==> inputs of v22 <==
==> flow/design.v <==
module mapper #(
    parameter DIM4_WIDTH = 8,  
    parameter DIM3_WIDTH = 8, 
    parameter DIM2_WIDTH = 8,  
    parameter DIM1_WIDTH = 8,
    parameter IDX4_WIDTH = 8,  
    parameter IDX3_WIDTH = 8, 
    parameter IDX2_WIDTH = 8,  
    parameter IDX1_WIDTH = 8,
    parameter ROW_MAJOR = 1,   
    parameter ADDR_WIDTH = 32 
)( 
    input  logic                        clk,            
    input  logic                        rst,            
    input  logic [DIM4_WIDTH - 1:0]     dim4, 
    input  logic [DIM3_WIDTH - 1:0]     dim3, 
    input  logic [DIM2_WIDTH - 1:0]     dim2,
    input  logic [DIM1_WIDTH - 1:0]     dim1,
    input  logic [IDX4_WIDTH - 1:0]     idx4,
    input  logic [IDX3_WIDTH - 1:0]     idx3, 
    input  logic [IDX2_WIDTH - 1:0]     idx2,
    input  logic [IDX1_WIDTH - 1:0]     idx1,
    input  logic [ADDR_WIDTH - 1:0]     base_addr,
    output logic [ADDR_WIDTH - 1:0]     addr
);
    logic [ADDR_WIDTH - 1:0] mult1_result, mult2_result, mult3_result;
    logic [ADDR_WIDTH - 1:0] dim3_dim2_dim1, dim2_dim1;
    logic [ADDR_WIDTH - 1:0] addr_temp;
    generate
        if (ROW_MAJOR) begin : row_major_block
            always_ff @(posedge clk or posedge rst) begin
                if (rst) begin
                    dim2_dim1 <= '0;
                    dim3_dim2_dim1 <= '0;
                end else begin
                    dim2_dim1 <= dim2 * dim1;
                    dim3_dim2_dim1 <= dim3 * dim2 * dim1;
                end
            end
            always_ff @(posedge clk or posedge rst) begin
                if (rst) begin
                    mult1_result <= '0;
                    mult2_result <= '0;
                    mult3_result <= '0;
                end else begin
                    mult1_result <= idx4 * dim3_dim2_dim1;
                    mult2_result <= idx3 * dim2_dim1;
                    mult3_result <= idx2 * dim1;
                end
            end
            always_ff @(posedge clk or posedge rst) begin
                if (rst) begin
                    addr_temp <= '0;
                end else begin
                    addr_temp <= base_addr + mult1_result + mult2_result + mult3_result + idx1;
                end
            end
        end else begin : column_major_block
            always_ff @(posedge clk or posedge rst) begin
                if (rst) begin
                    dim2_dim1 <= '0;
                    dim3_dim2_dim1 <= '0;
                end else begin
                    dim2_dim1 <= dim2 * dim1;
                    dim3_dim2_dim1 <= dim3 * dim2 * dim1;
                end
            end
            always_ff @(posedge clk or posedge rst) begin
                if (rst) begin
                    mult1_result <= '0;
                    mult2_result <= '0;
                    mult3_result <= '0;
                end else begin
                    mult1_result <= idx4 * dim3_dim2_dim1;
                    mult2_result <= idx3 * dim2_dim1;
                    mult3_result <= idx1 * dim2;
                end
            end
            always_ff @(posedge clk or posedge rst) begin
                if (rst) begin
                    addr_temp <= '0;
                end else begin
                    addr_temp <= base_addr + mult1_result + mult2_result + mult3_result + idx2;
                end
            end
        end
    endgenerate
    assign addr = addr_temp;
endmodule
==> flow/run.sh <==
#!/bin/bash
# the make line also repeats each setting of config.mk as NAME=value (left out here)
make -C /OpenROAD-flow-scripts/flow DESIGN_CONFIG=/design/flow/config.mk WORK_HOME=/design/flow/orfs CLKGATE_MAP_FILE= finish
==> flow/config.mk <==
export PLATFORM = sky130hd
export DESIGN_NAME = mapper
export DESIGN_NICKNAME = mapper
export VERILOG_FILES = /design/flow/design.v
export SDC_FILE = /design/flow/constraint.sdc
export NUM_CORES = 4
export LEC_CHECK = 0
export CAP_MARGIN = 10
export CELL_PAD_IN_SITES_DETAIL_PLACEMENT = 0
export CORE_MARGIN = 2
export CORE_UTILIZATION = 72
export CTS_CLUSTER_SIZE = 54
export MIN_ROUTING_LAYER = met1
export PLACE_DENSITY_LB_ADDON = 0.01
export SETUP_SLACK_MARGIN = 2.52
export SLEW_MARGIN = 40
export TNS_END_PERCENT = 55
==> flow/constraint.sdc <==
create_clock -name core_clock -period 8.84 [get_ports {clk}]
set_input_delay 1.7680 -clock core_clock [delete_from_list [all_inputs] [get_ports {clk}]]
set_output_delay 1.7680 -clock core_clock [all_outputs]
set_load 0.01 [all_outputs]
==> v1: changes against v22 <==
CAP_MARGIN = 20   (was 10)
CELL_PAD_IN_SITES_DETAIL_PLACEMENT = unset   (was 0)
CORE_UTILIZATION = 61   (was 72)
CTS_CLUSTER_SIZE = 100   (was 54)
MIN_ROUTING_LAYER = unset   (was met1)
PLACE_DENSITY_LB_ADDON = unset   (was 0.01)
SETUP_SLACK_MARGIN = unset   (was 2.52)
SLEW_MARGIN = 20   (was 40)
TNS_END_PERCENT = unset   (was 55)
==> flow/constraint.sdc (replaced) <==
create_clock -name core_clock -period 18.4 [get_ports {clk}]
set_input_delay 3.6800 -clock core_clock [delete_from_list [all_inputs] [get_ports {clk}]]
set_output_delay 3.6800 -clock core_clock [all_outputs]
set_load 0.01 [all_outputs]
==> qor summary <==
metric	v1	v22
Area of the core	42900 sq um	36300 sq um
Flip-flop and latch share of the layout cell area	12.5%	11.8%
Floorplan die height	212 um	195 um
Total die area	44900 sq um	38200 sq um
Row Count	76	70
Worst-path cell with the longest stage delay	sky130_fd_sc_hd__clkdlybuf4s50_1	sky130_fd_sc_hd__fa_1
Final layout net count	3727	3851
Met3 wire length	3.14 mm	4.60 mm
Filler cells	3537	2053
Final design instance area without fill	28800 sq um	30500 sq um
Inserted tap cell count	585	468
Outcome	no timing/DRC/antenna violations	complete, but fails checks
Reasons for failing layout checks	-	negative setup slack
Fraction of area in multi-input gates	72.1%	70.9%
Total instance count after detailed placement	3415	3393
RSZ-0062 raised after global routing	false	true
Wire length the detailed router placed on met1	25.9 mm	24.5 mm
Period utilisation layout	66.1%	100%


==> inputs of job 2362 <==
Starts from the design.v that is shown in full above.
clock: 8.04 ns
lec_check: 0
cap_margin: 20
core_margin: 2
core_utilization: 72
cts_cluster_size: 56
place_density_lb_addon: 0.01
setup_slack_margin: 2.35
slew_margin: 20
run.sh (not shown) runs the stock make flow with config.mk's settings and CLKGATE_MAP_FILE=.
==> job 6411: changes against job 2362 <==
==> flow/config.mk (replaced) <==
export PLATFORM = sky130hd
export DESIGN_NAME = mapper
export DESIGN_NICKNAME = mapper
export VERILOG_FILES = /design/flow/design.v
export SDC_FILE = /design/flow/constraint.sdc
export NUM_CORES = 4
export LEC_CHECK = 0
export ABC_AREA = 1
export CAP_MARGIN = 20
export CORE_MARGIN = 2
export CORE_UTILIZATION = 65
export CTS_CLUSTER_DIAMETER = 375
export CTS_CLUSTER_SIZE = 100
export SLEW_MARGIN = 20
export TNS_END_PERCENT = 10
==> flow/constraint.sdc (replaced) <==
create_clock -name core_clock -period 10.1 [get_ports {clk}]
set_input_delay 2.0200 -clock core_clock [delete_from_list [all_inputs] [get_ports {clk}]]
set_output_delay 2.0200 -clock core_clock [all_outputs]
set_load 0.01 [all_outputs]
==> job 9880: changes against job 2362 <==
--- a/flow/config.mk
+++ b/flow/config.mk
@@ -7,8 +7,9 @@
 export LEC_CHECK = 0
-export CAP_MARGIN = 20
+export ABC_AREA = 1
+export CAP_MARGIN = 10
 export CORE_MARGIN = 2
 export CORE_UTILIZATION = 72
-export CTS_CLUSTER_SIZE = 56
-export PLACE_DENSITY_LB_ADDON = 0.01
-export SETUP_SLACK_MARGIN = 2.35
+export CTS_CLUSTER_DIAMETER = 221
+export CTS_CLUSTER_SIZE = 73
+export SETUP_SLACK_MARGIN = 1.33
 export SLEW_MARGIN = 20
==> flow/constraint.sdc (replaced) <==
create_clock -name core_clock -period 9.8 [get_ports {clk}]
set_input_delay 1.9600 -clock core_clock [delete_from_list [all_inputs] [get_ports {clk}]]
set_output_delay 1.9600 -clock core_clock [all_outputs]
set_load 0.01 [all_outputs]
==> job 3811: changes against job 2362 <==
--- a/flow/config.mk
+++ b/flow/config.mk
@@ -9,6 +9,5 @@
 export CORE_MARGIN = 2
-export CORE_UTILIZATION = 72
-export CTS_CLUSTER_SIZE = 56
-export PLACE_DENSITY_LB_ADDON = 0.01
-export SETUP_SLACK_MARGIN = 2.35
+export CORE_UTILIZATION = 40
+export PLACE_DENSITY_LB_ADDON = 0.23
 export SLEW_MARGIN = 20
+export TNS_END_PERCENT = 50
==> flow/constraint.sdc (replaced) <==
create_clock -name core_clock -period 12.0 [get_ports {clk}]
set_input_delay 2.4000 -clock core_clock [delete_from_list [all_inputs] [get_ports {clk}]]
set_output_delay 2.4000 -clock core_clock [all_outputs]
set_load 0.01 [all_outputs]
==> flow_metrics.tcl <==
# place-and-route summary
set metrics [dict create \
    outcome "complete, but fails checks" \
    violatedChecks "negative setup slack" \
    n_all_inverters 453 \
    setup_slack_ns -0.724 \
    synth_seq_share 0.137 \
    nonClkBufAreaFrac 0.0843 \
    combGateArea_um2 22000 \
    synthAdderAreaFrac 0.499 \
    postSynthNetCount 3652 \
    met1_usage 0.426 \
    cp.arrival_ns 9.12 \
    period_minus_slack_ns 8.76 \
    finalSetupViolCount 10 \
    use_met2 0.627 \
    syn_inst 2774 \
]
-- figures above: job 2362

==> flow_metrics.tcl <==
# place-and-route summary
set metrics [dict create \
    use_met2 0.642 \
    outcome "complete, no violations" \
    synthAdderAreaFrac 0.456 \
    cp.arrival_ns 8.91 \
    setup_slack_ns 1.24 \
    finalSetupViolCount 0 \
    dp_slack_ns 0.283 \
    met1_usage 0.441 \
    clock_latency_ns 0.45 \
    fp-row-count 73 \
    combGateArea_um2 21600 \
    nonClkBufAreaFrac 0.0466 \
    cts_tree "yes" \
    postSynthNetCount 4756 \
    n_all_inverters 993 \
    syn_inst 3878 \
    synth_seq_share 0.125 \
]
-- figures above: job 9880

==> flow_metrics.tcl <==
# place-and-route summary
set metrics [dict create \
    worstHoldStart "mult3_result[0]" \
    cp.arrival_ns 11.21 \
    postSynthNetCount 3652 \
    combGateArea_um2 20800 \
    finalSetupViolCount 0 \
    synth_seq_share 0.137 \
    chipArea_um2 68000 \
    syn_inst 2774 \
    outcome "complete, no violations" \
    n_all_inverters 453 \
    setup_slack_ns 1.13 \
    period_minus_slack_ns 10.87 \
    met1_usage 0.245 \
    synthAdderAreaFrac 0.499 \
    route.met2.wl_mm 29.1 \
]
-- figures above: job 3811

==> flow_metrics.tcl <==
# place-and-route summary
set metrics [dict create \
    outcome "complete, no violations" \
    drt-pass1-iter-count 6 \
    ff2ff_setup_slack_ns 5.65 \
    syn_inst 3878 \
    combGateArea_um2 21100 \
    finalSetupViolCount 0 \
    setup_slack_ns 0.838 \
    nonClkBufAreaFrac 0.0435 \
    period_minus_slack_ns 9.26 \
    cp.arrival_ns 9.66 \
    met1_usage 0.403 \
    yosys_warnings 1 \
    async_flop_share 1.00 \
    use_met2 0.558 \
    n_all_inverters 993 \
    crit_path_frequent_cell "fa_1" \
    synthAdderAreaFrac 0.456 \
]
-- figures above: job 6411



==> zinc: inputs <==
// mapper: RTL as listed in full above, without the edits since
clock: 12.0 ns
lec_check: 0
abc_area: 1
cap_margin: 20
core_margin: 2
core_utilization: 40
cts_cluster_diameter: 80
cts_cluster_size: 28
max_routing_layer: met4
slew_margin: 20
==> ember (differences from zinc) <==
- ABC_AREA: 1 -> 0
- CORE_UTILIZATION: 40 -> 59
- CTS_CLUSTER_DIAMETER: 80 -> 171
- CTS_CLUSTER_SIZE: 28 -> 99
- PLACE_DENSITY: unset -> 0.43
- TNS_END_PERCENT: unset -> 5
==> notes <==
Against zinc, the maximum frequency of ember is smaller by about 8%.
In clock skew, ember and zinc hardly differ.
In zinc the cell area is larger than in ember, by 9.3%.
Utilization: ember is higher than zinc (21 points).


==> 05-12: inputs <==
Starts from the design.v that is shown in full above.
clock: 7.19 ns
lec_check: 0
cap_margin: 5
core_margin: 2
core_utilization: 70
max_routing_layer: met4
slew_margin: 20
==> 06-14: changes against 05-12 <==
CAP_MARGIN = 20   (was 5)
CORE_UTILIZATION = 65   (was 70)
MAX_ROUTING_LAYER = unset   (was met4)
==> flow/constraint.sdc (replaced) <==
create_clock -name core_clock -period 11.2 [get_ports {clk}]
set_input_delay 2.2400 -clock core_clock [delete_from_list [all_inputs] [get_ports {clk}]]
set_output_delay 2.2400 -clock core_clock [all_outputs]
set_load 0.01 [all_outputs]
==> 04-05: changes against 05-12 <==
CAP_MARGIN = 20   (was 5)
CORE_UTILIZATION = 40   (was 70)
MAX_ROUTING_LAYER = unset   (was met4)
==> flow/constraint.sdc (replaced) <==
create_clock -name core_clock -period 11.2 [get_ports {clk}]
set_input_delay 2.2400 -clock core_clock [delete_from_list [all_inputs] [get_ports {clk}]]
set_output_delay 2.2400 -clock core_clock [all_outputs]
set_load 0.01 [all_outputs]
==> comparison table <==
Tot GR Track Use: 05-12 0.356; 04-05 0.185; 06-14 0.301
Area of the core: 05-12 37400 um^2; 04-05 65500 um^2; 06-14 39900 um^2
Dpl hpwl: 05-12 50900 um; 04-05 48700 um; 06-14 47000 um
Final nets: 05-12 3871; 04-05 3741; 06-14 3740
Pin count of the biggest net entering global routing: 05-12 77; 04-05 78; 06-14 75
Transition time at the pin with the least slew margin: 05-12 1.05 ns; 04-05 1.07 ns; 06-14 1.05 ns
Die W: 05-12 198 um; 04-05 261 um; 06-14 205 um
Non-filler cells in the finished layout: 05-12 3522; 04-05 3740; 06-14 3400
Number of DRC markers in iteration 0: 05-12 1220; 04-05 1006; 06-14 1131
Flop2flop setup slack: 05-12 1.87 ns; 04-05 5.90 ns; 06-14 5.91 ns
Total via count after detailed routing: 05-12 20.1k; 04-05 18.8k; 06-14 19.2k
Crit path depth: 05-12 29; 04-05 32; 06-14 32
Status: 05-12 complete, but fails checks; 04-05 complete, no violations; 06-14 complete, no violations
Layout check failures: 05-12 setup timing; 04-05 -; 06-14 -
Relative slew slack: 05-12 0.299; 04-05 0.283; 06-14 0.299
Final instance area: 05-12 30500 um^2; 04-05 29200 um^2; 06-14 28800 um^2
Area growth syn-to-layout: 05-12 15.4%; 04-05 10.8%; 06-14 9.08%
Worst path arrival time: 05-12 8.63 ns; 04-05 10.85 ns; 06-14 10.69 ns
Global-route met2 utilization: 05-12 0.596; 04-05 0.319; 06-14 0.523
Worst setup startpoint: 05-12 dim2[3]; 04-05 dim2[2]; 06-14 dim2[2]
Buffering overhead: 05-12 0.0819; 04-05 0.0494; 06-14 0.0492
Tally of OpenROAD warnings: 05-12 39; 04-05 34; 06-14 36
Number of non-clock buffers in the layout: 05-12 280; 04-05 150; 06-14 149
WL met3: 05-12 4480 um; 04-05 2750 um; 06-14 3530 um


==> run X: inputs <==
RTL: the design.v shown in full above, as it stands there.
Settings: LEC_CHECK=0, CAP_MARGIN=20, CORE_MARGIN=2, CORE_UTILIZATION=72, CTS_CLUSTER_SIZE=39, PLACE_DENSITY_LB_ADDON=0.01, SETUP_SLACK_MARGIN=0.75, SLEW_MARGIN=20; clock period 8.09 ns.
==> inputs of run F, as changes to run X <==
--- a/flow/config.mk
+++ b/flow/config.mk
@@ -8,7 +8,9 @@
 export CAP_MARGIN = 20
+export CORE_ASPECT_RATIO = 0.91
 export CORE_MARGIN = 2
 export CORE_UTILIZATION = 72
-export CTS_CLUSTER_SIZE = 39
-export PLACE_DENSITY_LB_ADDON = 0.01
-export SETUP_SLACK_MARGIN = 0.75
+export CTS_CLUSTER_DIAMETER = 400
+export CTS_CLUSTER_SIZE = 10
+export PLACE_DENSITY = 0.37
 export SLEW_MARGIN = 20
+export TNS_END_PERCENT = 40
==> flow/constraint.sdc (replaced) <==
create_clock -name core_clock -period 6.22 [get_ports {clk}]
set_input_delay 1.2440 -clock core_clock [delete_from_list [all_inputs] [get_ports {clk}]]
set_output_delay 1.2440 -clock core_clock [all_outputs]
set_load 0.01 [all_outputs]
==> inputs of run D, as changes to run X <==
--- a/flow/config.mk
+++ b/flow/config.mk
@@ -9,6 +9,3 @@
 export CORE_MARGIN = 2
-export CORE_UTILIZATION = 72
-export CTS_CLUSTER_SIZE = 39
-export PLACE_DENSITY_LB_ADDON = 0.01
-export SETUP_SLACK_MARGIN = 0.75
+export CORE_UTILIZATION = 58
 export SLEW_MARGIN = 20
==> flow/constraint.sdc (replaced) <==
create_clock -name core_clock -period 6.22 [get_ports {clk}]
set_input_delay 1.2440 -clock core_clock [delete_from_list [all_inputs] [get_ports {clk}]]
set_output_delay 1.2440 -clock core_clock [all_outputs]
set_load 0.01 [all_outputs]
==> notes <==
Run D ran to the end with violations: negative setup slack. Run F reached the layout checks and failed them: negative setup slack. Run X reached the layout checks and failed them: negative setup slack.
Between run D and run X, the lower utilization is in run D (gap 13 points).
Hold slack, lowest first: run D, run F, run X.
Between run D and run X, the lower global-route usage is in run D (gap 6.2 points).
Flip-flop count is the same in run D and run X.
The lowest cell count belongs to run X, the highest to run D.
The highest clock skew belongs to run X, the lowest to run F.
First-iteration DRC count, highest first: run F, run X, run D.
In synthesized cell count, run D and run X do not differ.
